==> flow/design.v <==
`timescale 1ns / 1ps
module FourBitCPU(rst, clk, opcode, address, myinput, myoutput, HLT, s_flag, z_flag, c_flag);
parameter n=4;
localparam DEPTH = 2**n;
input rst, clk;
input [3:0] opcode;
input [n-1:0] address;
input [7:0] myinput;
output reg [7:0] myoutput;
output reg HLT, s_flag, z_flag, c_flag;
reg [n-1:0] stackPoint;
reg [7:0] stackReg [0:DEPTH-1];
reg [7:0] mem [0:DEPTH-1];
reg [4:0] progCount;
integer i;
wire [n-1:0] addrNext = address + 1'b1;
wire [n-1:0] spDec    = stackPoint - 1'b1;
wire [7:0] memA   = mem[address];
wire [7:0] memA1  = mem[addrNext];
wire [7:0] mem0   = mem[0];
wire [7:0] stkTop = stackReg[stackPoint];
wire [8:0] sum    = {1'b0, memA} + {1'b0, myinput};
wire       borrow = (memA < myinput);
wire [7:0] andRes = memA & myinput;
wire [7:0] orRes  = memA | myinput;
wire [7:0] xorRes = memA ^ myinput;
always @(posedge clk)
begin
if (rst)
begin
  for (i=0; i<DEPTH; i=i+1)
    begin
      mem[i] <= i;
      stackReg[i] <= i;
    end
  c_flag <= 0;
  z_flag <= 0;
  s_flag <= 0;
  myoutput <= 0;
  HLT <= 0;
  progCount <= 0;
  stackPoint <= 4'b1110;
end
else if (progCount < 16 && !HLT)
begin
progCount <= progCount + 1;
case(opcode)
4'b0000:       
begin
  {c_flag, myoutput} <= sum;
  if (memA == 0) z_flag <= 1;
  s_flag <= 1'b0;
end
4'b0001:       
begin
  s_flag <= borrow;
  c_flag <= borrow;
  z_flag <= (memA == 0);
  myoutput <= memA;
end
4'b0010:       
begin
  mem[address] <= memA1;
  mem[addrNext] <= memA;
  myoutput <= memA1;
end
4'b0011:       
begin
  mem[address] <= mem0;
  if (mem0 == 0) z_flag <= 1;
  myoutput <= mem0;
end
4'b0100:       
begin
  myoutput <= memA >> 1;
end
4'b0101:       
begin
  mem[address] <= myinput;
  myoutput <= myinput;
  z_flag <= (myinput == 0);
end
4'b0110:       
begin
  myoutput <= memA;
  z_flag <= (memA == 0);
end
4'b0111:       
begin
  mem[address] <= andRes;
  myoutput <= andRes;
  if (andRes == 0) z_flag <= 1;
end
4'b1000:       
begin
  c_flag <= 0;
  z_flag <= 0;
  s_flag <= 0;
  myoutput <= memA;
end
4'b1001:       
begin
  mem[address] <= orRes;
  myoutput <= orRes;
  z_flag <= (orRes == 0);
  c_flag <= 1'b0;
  s_flag <= 1'b0;
end
4'b1010:       
begin
  mem[address] <= xorRes;
  myoutput <= xorRes;
  z_flag <= (xorRes == 0);
  c_flag <= 1'b0;
  s_flag <= 1'b0;
end
4'b1011:       
begin
  stackPoint <= spDec;
  stackReg[spDec] <= memA;
  myoutput <= memA;
end
4'b1100:       
begin
  mem[address] <= stkTop;
  stackPoint <= stackPoint + 1'b1;
  myoutput <= stkTop;
end
4'b1101:       
begin
  myoutput <= memA << 1;
  z_flag <= (memA == 0);
end
4'b1110:       
begin
  mem[address] <= ~memA;
  myoutput <= ~memA;
end
4'b1111:       
begin
  HLT <= 1'b1;
end
default: myoutput <= 0;
endcase
end
end
endmodule
clock: 5.73 ns
lec_check: 0
cap_margin: 20
core_margin: 2
core_utilization: 40
setup_slack_margin: 1.35
slew_margin: 20
run.sh (not shown) runs the stock make flow with config.mk's settings and CLKGATE_MAP_FILE=.
Change:
--- a/flow/config.mk
+++ b/flow/config.mk
@@ -8,5 +8,4 @@
 export CAP_MARGIN = 20
 export CORE_MARGIN = 2
-export CORE_UTILIZATION = 40
-export SETUP_SLACK_MARGIN = 1.35
+export CORE_UTILIZATION = 70
 export SLEW_MARGIN = 20
==> flow/constraint.sdc (replaced) <==
create_clock -name core_clock -period 3.44 [get_ports {clk}]
set_input_delay 0.6880 -clock core_clock [delete_from_list [all_inputs] [get_ports {clk}]]
set_output_delay 0.6880 -clock core_clock [all_outputs]
set_load 0.01 [all_outputs]
The new run completed and failed the layout checks on setup timing.
Design area goes up by 10%.
Worst setup slack gets worse by 1.6 ns.
Global-route usage goes up by 27 points.
Non-clock buffer count goes up by 226.
Worst hold slack gets better by 0.015 ns.
